==> flow/design.v <==
module sort_reg #(parameter DATA_WIDTH =8)(
    input logic clk,
    input logic rst,
    input logic clr,
    input logic GT_in,
    input logic [DATA_WIDTH-1:0] data_in,
    input logic [DATA_WIDTH-1:0] prev_data,
    input logic data_rdy,
    output logic [DATA_WIDTH-1:0] data_out,
    output logic GT
);
logic [DATA_WIDTH-1:0] data_out_d;
logic [DATA_WIDTH-1:0] data_out_q;
assign GT = (data_in >data_out_q);
assign data_out = data_out_q;
always_ff@(posedge clk or posedge rst)begin
    if(rst)begin
        data_out_q <= 'b0;
    end else if(clr) begin
        data_out_q <= 'b0;
    end else begin
        data_out_q <= data_out_d;
    end
end
always_comb begin
    if(data_rdy) begin
        if(GT && GT_in)begin
            data_out_d = prev_data;
        end else if(GT && !GT_in) begin
            data_out_d = data_in;
        end else begin
            data_out_d = data_out_q;
        end
    end else begin
        data_out_d = data_out_q;
    end
end
endmodule
module median_calc #(parameter POPSIZE = 100,DATA_WIDTH = 8)(
    input logic clk,
    input logic rst,
    input logic [DATA_WIDTH-1:0] data_in,
    input logic data_rdy,
    output [DATA_WIDTH-1:0] median,
    output data_vld
);
logic [DATA_WIDTH-1:0] data_out_array[POPSIZE:0];
logic GT_array[POPSIZE:0];
logic [$clog2(POPSIZE):0] counter_d;
logic [$clog2(POPSIZE):0] counter_q;
logic [DATA_WIDTH-1:0] median_d;
logic [DATA_WIDTH-1:0] median_q;
logic data_vld_q;
logic data_vld_d;
logic reg_rst;
logic [DATA_WIDTH-1:0] data_in_d;
logic [DATA_WIDTH-1:0] data_in_q;
logic data_rdy_d;
logic data_rdy_q;
logic reg_rst_d;
logic reg_rst_q;
assign reg_rst = reg_rst_q;
assign data_rdy_d = data_rdy;
assign data_in_d = data_in;
assign GT_array[POPSIZE] = 0;
assign data_vld = data_vld_q;
assign median = median_q;
genvar i;
generate
  for (i = 0; i < POPSIZE; i++) begin : instance_gen
    if (i == 0) begin
      sort_reg #(
        .DATA_WIDTH(DATA_WIDTH)
      ) instance_0 (
        .clk(clk),
        .rst(rst),
        .clr(reg_rst),
        .GT_in(1'b0),
        .data_in(data_in),
        .prev_data('b0),
        .data_out(data_out_array[0]),
        .GT(GT_array[0]),
        .data_rdy(data_rdy)
      );
    end else begin
      sort_reg #(
        .DATA_WIDTH(DATA_WIDTH)
      ) instance_i (
        .clk(clk),
        .rst(rst),
        .clr(reg_rst),
        .GT_in(GT_array[i-1]),  
        .data_in(data_in),
        .prev_data(data_out_array[i-1]),  
        .data_out(data_out_array[i]),
        .GT(GT_array[i]),
        .data_rdy(data_rdy)
      );
    end
  end
endgenerate
always_ff@(posedge clk or posedge rst)begin
    if(rst)begin
        counter_q <= 'b0;
        median_q <= 'b0;
        data_vld_q <= 'b0;
        data_in_q <= 'b0;
        data_rdy_q <='b0;
        reg_rst_q <= 'b0;
    end else begin
        data_in_q <=data_in_d;
        data_rdy_q <=data_rdy_d;
        counter_q <= counter_d;
        median_q <= median_d;
        data_vld_q <= data_vld_d;
        reg_rst_q <= reg_rst_d;
    end
end
always_comb begin
    reg_rst_d = 'b0;
        data_vld_d = 'b0;
        counter_d = counter_q;
        median_d = median_q;
        if (counter_q == POPSIZE) begin
            median_d = (POPSIZE % 2 == 0) ? data_out_array[POPSIZE/2 - 1] : data_out_array[POPSIZE/2];
            reg_rst_d = 'b1;
            data_vld_d = 'b1;
            counter_d = 'b0;
        end else if(counter_q == 0) begin
            reg_rst_d ='b0;
        end
        if (data_rdy) begin
            counter_d = counter_q + 1;
        end
    end
endmodule
make LEC_CHECK=0 CAP_MARGIN=20 CELL_PAD_IN_SITES_DETAIL_PLACEMENT=0 CORE_MARGIN=2 CORE_UTILIZATION=72 CTS_CLUSTER_DIAMETER=378 CTS_CLUSTER_SIZE=21 GPL_ROUTABILITY_DRIVEN=1 GPL_TIMING_DRIVEN=1 HOLD_SLACK_MARGIN=0.29 MAX_ROUTING_LAYER=met5 PLACE_DENSITY=0.65 SETUP_SLACK_MARGIN=0.63 SLEW_MARGIN=20 TNS_END_PERCENT=65 finish   # period 2.2 ns
run.sh (not shown) runs the stock make flow with config.mk's settings and CLKGATE_MAP_FILE=.
The baseline reached the layout checks and failed them: negative setup slack.
Then changed:
--- a/flow/config.mk
+++ b/flow/config.mk
@@ -10,4 +10,4 @@
 export CORE_MARGIN = 2
-export CORE_UTILIZATION = 72
-export CTS_CLUSTER_DIAMETER = 378
+export CORE_UTILIZATION = 68
+export CTS_CLUSTER_DIAMETER = 382
 export CTS_CLUSTER_SIZE = 21
@@ -15,6 +15,3 @@
 export GPL_TIMING_DRIVEN = 1
-export HOLD_SLACK_MARGIN = 0.29
 export MAX_ROUTING_LAYER = met5
-export PLACE_DENSITY = 0.65
-export SETUP_SLACK_MARGIN = 0.63
 export SLEW_MARGIN = 20
==> flow/constraint.sdc (replaced) <==
create_clock -name core_clock -period 1.9 [get_ports {clk}]
set_input_delay 0.3800 -clock core_clock [delete_from_list [all_inputs] [get_ports {clk}]]
set_output_delay 0.3800 -clock core_clock [all_outputs]
set_load 0.01 [all_outputs]
The changed run finished but fails on negative setup slack.
Worst setup slack improves by 280 ps.
Utilization came out lower by 3.8 points.
Via count came out lower by a little under a tenth.
Sequential power came out higher by a little under a tenth.
Final cell count came out higher by a few percent.
Critical path depth came out higher by 2.
Die area came out higher by a few percent.
Worst hold slack degrades by 110 ps.
Cell area came out higher slightly.
Clock skew came out higher by 17 ps.
Fmax came out higher by a quarter to a third.
Then changed:
==> flow/config.mk (replaced) <==
export PLATFORM = sky130hd
export DESIGN_NAME = median_calc
export DESIGN_NICKNAME = median_calc
export VERILOG_FILES = /design/flow/design.v
export SDC_FILE = /design/flow/constraint.sdc
export NUM_CORES = 4
export LEC_CHECK = 0
export CAP_MARGIN = 20
export CORE_MARGIN = 2
export CORE_UTILIZATION = 68
export CTS_CLUSTER_SIZE = 36
export SETUP_SLACK_MARGIN = -0.25
export SLEW_MARGIN = 20
==> flow/constraint.sdc (replaced) <==
create_clock -name core_clock -period 2.59 [get_ports {clk}]
set_input_delay 0.5180 -clock core_clock [delete_from_list [all_inputs] [get_ports {clk}]]
set_output_delay 0.5180 -clock core_clock [all_outputs]
set_load 0.01 [all_outputs]
With this change the flow produced a clean layout.
Routed wire length decreases by 25%.
Final cell count came out lower by 7.7%.
Clock power came out higher by 32%.
Power came out lower by about 40%.
Die size stays the same.
Worst setup slack improved by 660 ps.
Register-to-register slack gains 760 ps.
Final area is lower by 13%.
Via count goes down by 15%.
Global-route usage fell by 2.3 points.
Then changed:
--- a/flow/config.mk
+++ b/flow/config.mk
@@ -7,2 +7,3 @@
 export LEC_CHECK = 0
+export ABC_AREA = 1
 export CAP_MARGIN = 20
@@ -10,4 +11,6 @@
 export CORE_UTILIZATION = 68
-export CTS_CLUSTER_SIZE = 36
-export SETUP_SLACK_MARGIN = -0.25
+export CTS_CLUSTER_DIAMETER = 393
+export CTS_CLUSTER_SIZE = 98
+export PLACE_DENSITY = 0.42
 export SLEW_MARGIN = 20
+export TNS_END_PERCENT = 5
==> flow/constraint.sdc (replaced) <==
create_clock -name core_clock -period 1.6 [get_ports {clk}]
set_input_delay 0.3200 -clock core_clock [delete_from_list [all_inputs] [get_ports {clk}]]
set_output_delay 0.3200 -clock core_clock [all_outputs]
set_load 0.01 [all_outputs]
Now the flow died in 5_1_grt.
Synthesized area rose by 8.7%.
Synthesized cell count went up by 51%.
Die area goes up by 8.6%.
No activity file was given, so power comes from the tool's default toggle rates.
